rev 12:
// user_proj_mul32
module user_proj_mul32 
(
    input wb_clk_i,
    input wb_rst_i,
    input wbs_stb_i,
    input wbs_cyc_i,
    input wbs_we_i,
    input [3:0] wbs_sel_i,
    input [31:0] wbs_dat_i,
    input [31:0] wbs_adr_i,
    output reg wbs_ack_o,
    output reg [31:0] wbs_dat_o,
    output [2:0] irq
);
    reg start;
    wire done;
    wire sys_clk;
    localparam MC_OFF = 8'h00, MP_OFF = 8'h04, P0_OFF = 8'h08, P1_OFF = 8'h0C;
    reg  [31:0]         MP, MC;
    wire [63:0]         P;
    wire                valid           = wbs_stb_i & wbs_cyc_i;
    wire                we              = wbs_we_i && valid;
    wire                re              = ~wbs_we_i && valid;
    wire [3:0]          byte_wr_en      = wbs_sel_i & {4{we}}; 
    wire                we_mp_reg       = we & (wbs_adr_i[7:0] == MP_OFF);
    wire                we_mc_reg       = we & (wbs_adr_i[7:0] == MC_OFF);
    wire                re_mp_reg       = re & (wbs_adr_i[7:0] == MP_OFF);
    wire                re_mc_reg       = re & (wbs_adr_i[7:0] == MC_OFF);
    wire                re_p0_reg       = re & (wbs_adr_i[7:0] == P0_OFF);
    wire                re_p1_reg       = re & (wbs_adr_i[7:0] == P1_OFF);
    assign sys_clk = wb_clk_i;
    always @(posedge sys_clk or posedge wb_rst_i) begin  
        if(wb_rst_i)
            MC <= 32'h0;
        else if(we_mc_reg)  
            MC <= wbs_dat_i;
    end
    always @(posedge sys_clk or posedge wb_rst_i) begin  
        if(wb_rst_i)
            MP <= 32'h0;
        else if(we_mp_reg) 
            MP <= wbs_dat_i;
    end 
    always @(posedge sys_clk or posedge wb_rst_i) begin  
        if(wb_rst_i)
            wbs_ack_o <= 0;
        else
        begin
  ...
For scale: roughly 860 cells after synthesis, ~110 I/O pins, roughly 11000 sq um of cells after synthesis.
clock: 2.7 ns
lec_check: 0
cap_margin: 20
cell_pad_in_sites_global_placement: 1
core_margin: 2
core_utilization: 58
cts_cluster_diameter: 386
place_density: 0.58
slew_margin: 20
run.sh (not shown) runs the stock make flow with config.mk's settings and CLKGATE_MAP_FILE=.
Rev 12 ended with every stage complete and zero timing, DRC or antenna violations.
Setup changes, rev 12 to rev 13
- CORE_UTILIZATION: 58 -> 40
- CTS_CLUSTER_DIAMETER: 386 -> unset
- PLACE_DENSITY: 0.58 -> unset
- CELL_PAD_IN_SITES_GLOBAL_PLACEMENT: 1 -> unset
- the clock period (ns, I/O delays scaled along): 2.7 -> 10.0
==> comparison <==
As far as total congestion overflow after global routing goes, rev 12 and rev 13 are indistinguishable; the numbers are identical. Number of synthesized flops with an enable pin of rev 13 is on par with rev 12. In the floorplan summary, rev 13 is listed with a die area greater than that of rev 12. The lower internal portion of total power came out of rev 13. Rev 13 vs rev 12, reg2reg setup slack went up by 6670 ps. [compare] base=rev 12 new=rev 13: design area decreased by 0.86% relative to the old numbers, share of the clock period used by the worst path after layout dropped 47 points, total inserted antenna cells moved down, placement-stage worst setup slack increased 5230 ps.

The RTL this note starts from:
==> flow/design.v <==
`default_nettype none
module spm #(parameter size = 32)(
    input wire              clk, 
    input wire              rst,
    input wire              clr,
    input wire              y,
    input wire [size-1:0]   x,
    output wire             p
);
    wire[size-1:1] pp;
    wire[size-1:0] xy;
    genvar i;
    CSADD csa0 (.clk(clk), .rst(rst), .clr(clr), .x(x[0]&y), .y(pp[1]), .sum(p));
    generate 
        for(i=1; i<size-1; i=i+1) begin
            CSADD csa (.clk(clk), .rst(rst), .clr(clr), .x(x[i]&y), .y(pp[i+1]), .sum(pp[i]));
        end 
    endgenerate
    TCMP tcmp (.clk(clk), .rst(rst), .clr(clr), .a(x[size-1]&y), .s(pp[size-1]));
endmodule
module CSADD(
    input wire  clk, 
    input wire  rst,
    input wire  clr,
    input wire  x, 
    input wire  y,
    output reg  sum
);
    reg sc;
    wire hsum1, hco1;
    assign hsum1 = y ^ sc;
    assign hco1 = y & sc;
    wire hsum2, hco2;
    assign hsum2 = x ^ hsum1;
    assign hco2 = x & hsum1;
    always @(posedge clk or posedge rst) begin
        if (rst) begin
            sum <= 1'b0;
            sc <= 1'b0;
        end
        else if (clr) begin
            sum <= 1'b0;
            sc <= 1'b0;
        end
        else begin
            sum <= hsum2;
            sc <= hco1 ^ hco2;
        end
    end
endmodule
module TCMP (
    input wire  clk, 
    input wire  rst,
    input wire  clr,
    input wire  a, 
    output reg  s
);
    reg z;
    always @(posedge clk or posedge rst) begin
        if (rst) begin
            s <= 1'b0;
            z <= 1'b0;
        end
        else if (clr) begin
            s <= 1'b0;
            z <= 1'b0;
        end
        else begin
            z <= a | z;
            s <= a ^ z;
        end
    end
endmodule
`default_nettype none
module mul32 (
    input wire          clk,
    input wire          rst,
    input wire          start,
    input wire  [31:0]  mc,
    input wire  [31:0]  mp,
    output reg  [63:0]  p,
    output wire         done
);
    wire        pw;
    reg [31:0]  Y;
    reg [7:0]   cnt, ncnt;
    reg [1:0]   state, nstate;
    localparam  IDLE=0, RUNNING=1, DONE=2;
    always @(posedge clk or posedge rst)
        if(rst)
            state  <= IDLE;
        else 
            state <= nstate;
    always @*
        case(state)
            IDLE    :   if(start) nstate = RUNNING; else nstate = IDLE;
            RUNNING :   if(cnt == 64) nstate = DONE; else nstate = RUNNING; 
            DONE    :   if(start) nstate = RUNNING; else nstate = DONE;
            default :   nstate = IDLE;
        endcase
    always @(posedge clk)
        cnt <= ncnt;
    always @*
        case(state)
            IDLE    :   ncnt = 0;
            RUNNING :   ncnt = cnt + 1;
            DONE    :   ncnt = 0;
            default :   ncnt = 0;
        endcase
    always @(posedge clk or posedge rst)
        if(rst)
            Y <= 32'b0;
        else if((start == 1'b1)) 
            Y <= mp;
        else if(state==RUNNING) 
            Y <= (Y >> 1);
    always @(posedge clk) 
        if(start)
            p <= 64'b0;
        else if(state==RUNNING)
            p <= {pw, p[63:1]};
    wire y = (state==RUNNING) ? Y[0] : 1'b0;
    spm #(.size(32)) spm32(
        .clk(clk),
        .rst(rst),
        .clr(start),
        .x(mc),
        .y(y),
        .p(pw)
    );
    assign done = (state == DONE);
endmodule
`default_nettype none
module user_proj_mul32 
(
    input wb_clk_i,
    input wb_rst_i,
    input wbs_stb_i,
    input wbs_cyc_i,
    input wbs_we_i,
    input [3:0] wbs_sel_i,
    input [31:0] wbs_dat_i,
    input [31:0] wbs_adr_i,
    output reg wbs_ack_o,
    output reg [31:0] wbs_dat_o,
    output [2:0] irq
);
    reg start;
    wire done;
    wire sys_clk;
    localparam MC_OFF = 8'h00, MP_OFF = 8'h04, P0_OFF = 8'h08, P1_OFF = 8'h0C;
    reg  [31:0]         MP, MC;
    wire [63:0]         P;
    wire                valid           = wbs_stb_i & wbs_cyc_i;
    wire                we              = wbs_we_i && valid;
    wire                re              = ~wbs_we_i && valid;
    wire [3:0]          byte_wr_en      = wbs_sel_i & {4{we}}; 
    wire                we_mp_reg       = we & (wbs_adr_i[7:0] == MP_OFF);
    wire                we_mc_reg       = we & (wbs_adr_i[7:0] == MC_OFF);
    wire                re_mp_reg       = re & (wbs_adr_i[7:0] == MP_OFF);
    wire                re_mc_reg       = re & (wbs_adr_i[7:0] == MC_OFF);
    wire                re_p0_reg       = re & (wbs_adr_i[7:0] == P0_OFF);
    wire                re_p1_reg       = re & (wbs_adr_i[7:0] == P1_OFF);
    assign sys_clk = wb_clk_i;
    always @(posedge sys_clk or posedge wb_rst_i) begin  
        if(wb_rst_i)
            MC <= 32'h0;
        else if(we_mc_reg)  
            MC <= wbs_dat_i;
    end
    always @(posedge sys_clk or posedge wb_rst_i) begin  
        if(wb_rst_i)
            MP <= 32'h0;
        else if(we_mp_reg) 
            MP <= wbs_dat_i;
    end 
    always @(posedge sys_clk or posedge wb_rst_i) begin  
        if(wb_rst_i)
            wbs_ack_o <= 0;
        else
        begin
            if ((we_mc_reg || we_mp_reg || (re_p0_reg && done) || (re_p1_reg && done)))
            begin
                wbs_ack_o <=1;
            end
            else 
                wbs_ack_o <=0; 
        end
    end
    always@(posedge sys_clk or posedge wb_rst_i) begin
        if(wb_rst_i)
            wbs_dat_o <= 32'hDEADBEEF;
        else
        begin
            if (re_p0_reg)
                wbs_dat_o <= P[31:0];
            else if (re_p1_reg)
                 wbs_dat_o <= P[63:32];
            else if (re_mp_reg)
                 wbs_dat_o <= MP;
            else if (re_mc_reg)
                 wbs_dat_o <= MC;
            else
               wbs_dat_o <= 32'hDEADBEEF; 
        end
    end
    always @(posedge sys_clk) 
        start <= (we_mp_reg && wbs_ack_o) ? 1'b1 : 1'b0;
    assign irq = 3'b000;	 
    mul32 mul (
        .clk(wb_clk_i),
        .rst(wb_rst_i),
        .start(start),
        .mc(MC),
        .mp(MP),
        .p(P),
        .done(done)
    );
endmodule
make LEC_CHECK=0 CAP_MARGIN=10 CELL_PAD_IN_SITES_DETAIL_PLACEMENT=1 CORE_ASPECT_RATIO=0.96 CORE_MARGIN=3 CORE_UTILIZATION=40 CTS_CLUSTER_SIZE=87 HOLD_SLACK_MARGIN=-0.02 MAX_ROUTING_LAYER=met5 MIN_ROUTING_LAYER=met2 PLACE_DENSITY_LB_ADDON=0.17 SLEW_MARGIN=20 TNS_END_PERCENT=95 finish   # period 4.7 ns
The baseline completed with no timing, DRC or antenna violations.
Then changed:
- CAP_MARGIN: 10 -> 20
- CELL_PAD_IN_SITES_DETAIL_PLACEMENT: 1 -> not set
- CORE_ASPECT_RATIO: 0.96 -> not set
- CORE_MARGIN: 3 -> 2
- CORE_UTILIZATION: 40 -> 66
- CTS_CLUSTER_SIZE: 87 -> not set
- HOLD_SLACK_MARGIN: -0.02 -> not set
- MAX_ROUTING_LAYER: met5 -> not set
- MIN_ROUTING_LAYER: met2 -> not set
- PLACE_DENSITY_LB_ADDON: 0.17 -> not set
- TNS_END_PERCENT: 95 -> not set
- clock period: 4.7 -> 5.46 ns (I/O delays scaled with it)
=>
- The changed run ran to the end with no violations
- cell area falls by 1.9%
- die area drops by 40%
- count of clock-buffer cells in the layout shrinks by 10
- via count goes down by 25%
- synthesized area is unchanged
- critical path depth is unchanged
- sequential power is lower by 14%
- sequential share of layout area went up by 0.89 points
- sequential cell count is unchanged
- power shrinks by 15%

== job 8012 ==
// user_proj_mul32: RTL as listed in full above, without the edits since
Settings: LEC_CHECK=0, CAP_MARGIN=40, CELL_PAD_IN_SITES_DETAIL_PLACEMENT=2, CORE_MARGIN=9, CORE_UTILIZATION=22, CTS_CLUSTER_DIAMETER=358, GPL_TIMING_DRIVEN=0, MIN_ROUTING_LAYER=met1, PLACE_DENSITY=0.59, SLEW_MARGIN=35; clock period 2.98 ns.
Job 8012 was carried through to the last stage, and its layout satisfied the timing, DRC and antenna checks.
Changes in job 5844 relative to job 8012:
- ABC_AREA newly set to 1
- PLACE_DENSITY removed (was 0.59)
- SLEW_MARGIN changed from 35 to 20
- CTS_CLUSTER_DIAMETER removed (was 358)
- CELL_PAD_IN_SITES_DETAIL_PLACEMENT removed (was 2)
- CAP_MARGIN changed from 40 to 20
- CORE_UTILIZATION changed from 22 to 68
- CORE_MARGIN changed from 9 to 2
- MIN_ROUTING_LAYER removed (was met1)
- GPL_TIMING_DRIVEN removed (was 0)
- the clock period (ns, I/O delays scaled along) changed from 2.98 to 2.5
[summary]
- Looking at wire length of the first global-routing pass, job 5844 sits about 23% below job 8012.
- Required time of the critical path was higher in job 8012 than in job 5844.
- sequential cells as the leading power group was reported by job 5844, and the clock network by job 8012.
- Against job 8012 as the reference, job 5844 delivers a lower latest clock arrival within the worst-skew pair.
The inputs of job 7538 differ from those of job 5844 as listed below.
- changing CORE_UTILIZATION from 68 to 72
- setting CELL_PAD_IN_SITES_GLOBAL_PLACEMENT to 0 for the first time
- setting SETUP_SLACK_MARGIN to 0.74 for the first time
- setting CTS_CLUSTER_SIZE to 15 for the first time
- setting CTS_CLUSTER_DIAMETER to 35 for the first time
- removing ABC_AREA (formerly 1)
- setting TNS_END_PERCENT to 5 for the first time
- setting PLACE_DENSITY_LB_ADDON to 0.01 for the first time
Findings:
Comparing job 5844 against job 7538, there is no change at all in number of DRC violations after detailed routing.
Job 7538 vs job 5844 on arrival time at the worst endpoint: job 7538 is the higher one.
A busiest metal layer after global routing of met2 is what job 7538 shows, while met1 belongs to job 5844.
Job 5844 → job 7538: highest cell delay on the worst timing path went up, number of logic inverters in the finished layout went down.
Job 5844 reports its end point of the critical path as wbs_dat_o[9] while job 7538 reports MP[2].
The design area in job 7538 sits 370 um^2 above the value recorded for job 5844.
Compared with job 5844, job 7538 shows a lower count of routing violations after the opening detailed-route iteration.
Looking at number of antenna violations at the first check in global routing, job 7538 sits 1 above job 5844.
Measured against job 5844, the average instance area after synthesis of job 7538 comes out at 1.5 times the reference value.
The inputs of job 4874 differ from those of job 7538 as listed below.
- changing CAP_MARGIN from 20 to 30
- setting HOLD_SLACK_MARGIN to 0.29 for the first time
- removing CELL_PAD_IN_SITES_GLOBAL_PLACEMENT (formerly 0)
- changing SETUP_SLACK_MARGIN from 0.74 to 0.73
- changing CTS_CLUSTER_DIAMETER from 35 to 353
- changing PLACE_DENSITY_LB_ADDON from 0.01 to 0.2
- setting CORE_ASPECT_RATIO to 1.32 for the first time
- changing CTS_CLUSTER_SIZE from 15 to 10
- setting ABC_AREA to 1 for the first time
- removing TNS_END_PERCENT (formerly 5)
## What came out
In the reports for job 4874 and job 7538, the larger worst hold slack belongs to job 4874. Summary: with job 7538 as the reference, number of cell instances after yosys synthesis in job 4874 moved up by more than half. A path type of the worst setup path of in2reg is what job 7538 shows, while reg2reg belongs to job 4874. Multiplexer area fraction after synthesis ended up 22 points lower on job 4874 than on job 7538. Taking job 7538 as the reference, in job 4874 area of the synthesized netlist per yosys stat increased 310 um^2; leakage dissipation increased 3.4%; relative area change from synthesis to final layout decreased 6.5 points. The number of cells upsized or downsized after cts of job 4874 exceeds that of job 7538 by 7.8%. Job 4874: number of CTS-inserted buffers lower than job 7538. Compared with job 7538, job 4874 shows post-layout total power that has gone down by more than 10%. Relative to job 7538, the wire length of job 4874 is higher by 3.0%.

Starts from the design.v that is shown in full above.
clock: 7.39 ns
lec_check: 0
cap_margin: 20
core_margin: 2
core_utilization: 70
cts_cluster_diameter: 59
slew_margin: 20
==> next run, changes <==
--- a/flow/config.mk
+++ b/flow/config.mk
@@ -10,2 +10,4 @@
-export CORE_UTILIZATION = 70
-export CTS_CLUSTER_DIAMETER = 59
+export CORE_UTILIZATION = 22
+export CTS_CLUSTER_DIAMETER = 358
+export MIN_ROUTING_LAYER = met2
+export PLACE_DENSITY = 0.39
==> flow/constraint.sdc (replaced) <==
create_clock -name core_clock -period 10.0 [get_ports {wb_clk_i}]
set_input_delay 2.0000 -clock core_clock [delete_from_list [all_inputs] [get_ports {wb_clk_i}]]
set_output_delay 2.0000 -clock core_clock [all_outputs]
set_load 0.01 [all_outputs]
The changed run completed with no timing, DRC or antenna violations.
Cell area goes up by a few percent.
Register-to-register slack gains 2.5 ns.
Worst hold slack hardly moves.
Routed wire length goes up by about a fifth.
Global-route usage goes down by 12 points.
==> next run, changes <==
--- a/flow/config.mk
+++ b/flow/config.mk
@@ -8 +8 @@
-export CAP_MARGIN = 20
+export CAP_MARGIN = 40
@@ -11,0 +12 @@
+export GPL_TIMING_DRIVEN = 0
@@ -13,2 +14,2 @@
-export PLACE_DENSITY = 0.39
-export SLEW_MARGIN = 20
+export PLACE_DENSITY = 0.59
+export SLEW_MARGIN = 35
After rerunning:
- The new run finished clean
- die size does not change
- hold slack loses 0.0041 ns
- final area rose by 0.52%
- register-to-register slack loses 0.03 ns
- cell count rose by 2.9%
- worst setup slack gains 0.34 ns
- power fell by about 6%

## run 1
Starts from the design.v that is shown in full above.
Settings: LEC_CHECK=0, ABC_AREA=1, CAP_MARGIN=30, CORE_ASPECT_RATIO=1.31, CORE_MARGIN=2, CORE_UTILIZATION=72, PLACE_DENSITY=0.41, SETUP_SLACK_MARGIN=0.7, SLEW_MARGIN=20; clock period 2.5 ns.
### run 1 -> run 2
- PLACE_DENSITY_LB_ADDON newly set to 0.01
- CORE_ASPECT_RATIO removed (was 1.31)
- CTS_CLUSTER_DIAMETER newly set to 386
- HOLD_SLACK_MARGIN newly set to 0.28
- PLACE_DENSITY removed (was 0.41)
- CELL_PAD_IN_SITES_GLOBAL_PLACEMENT newly set to 0
- CTS_CLUSTER_SIZE newly set to 15
- SETUP_SLACK_MARGIN changed from 0.7 to 0.72
- ABC_AREA removed (was 1)
- CAP_MARGIN changed from 30 to 20
Notes after the runs:
- Going from run 1 to run 2, register-to-register slack down 0.10 ns, final worst slack shows a reduction of 0.22 ns, non-clock buffer count up 20%.
- Going from run 1 to run 2, data-path buffer share of cell area in the final layout grows by 2.7 points.
- Compared with run 1, run 2 ends up with a larger final cell area.
- Higher sequential share of layout area was reported by run 1, not run 2.
- Compared with run 1, run 2 shows area added between synthesis and finish higher by 4.1 points.
- Floorplan utilization | run 2 below run 1
- Looking at prevailing logic family in the synthesized netlist, the simple AND/OR/NAND/NOR gates result is from run 1; the multiplexers one comes from run 2.
- Taking run 1 as the reference, in run 2 synthesized area dropped 310 sq um; global-route track usage on met3 picked up an extra 1.4 points; longest individual stage delay on the worst path higher.
- Across run 1 and run 2, the outcome is the same: a clean finish for every run.
- Last element of the critical path = wbs_dat_o[31]: run 1; last element of the critical path = MP[29]: run 2
Input changes introduced in run 3 (baseline for comparison: run 2):
- removing HOLD_SLACK_MARGIN (formerly 0.28)
Notes after the runs:
- Number of global-route vias before repair: run 2 vs run 3 identical
- Run 2 and run 3 ended up with roughly the same hold buffer count at cts.
- From run 2 to run 3 the numbers moved as follows: multiplexer share of the synthesized area roughly the same, sequential share of layout area roughly the same.
- As far as total of clock buffers placed in the layout goes, run 2 and run 3 are indistinguishable; the numbers are identical.
- Maximum number of buffers from clock root to sink came out exactly the same in run 3 and run 2.
- As far as cell count goes, run 3 and run 2 are indistinguishable; the numbers are identical.
- Every stage of the flow completed for run 3, and the final layout passed the timing, DRC and antenna checks.
- As far as combinational fraction of the cell area goes, run 3 and run 2 are indistinguishable; the numbers are identical.
- In terms of xor and xnor fraction of the mapped netlist area, run 3 and run 2 differ only marginally.
Modified inputs, run 4 compared to run 3
- CTS_CLUSTER_SIZE now 70, was 15
- SETUP_SLACK_MARGIN now 0.73, was 0.72
- CELL_PAD_IN_SITES_GLOBAL_PLACEMENT no longer set, was 0
- CTS_CLUSTER_DIAMETER now 28, was 386
- HOLD_SLACK_MARGIN now 0.13, previously not set
- CORE_ASPECT_RATIO now 0.72, previously not set
- TNS_END_PERCENT now 80, previously not set
--- outcome ---
- Run 4 has completed all stages; timing, DRC and antenna checks passed.
- Run 4 ended up with a higher via count than run 3 did.
- In run 4, layout filler cell count is lower than in run 3.
- Setup slack delta for run 4 relative to run 3: 0.018 ns higher
- Run 4 vs run 3: total power up by more than a quarter
Power and IR drop assume default switching activity.
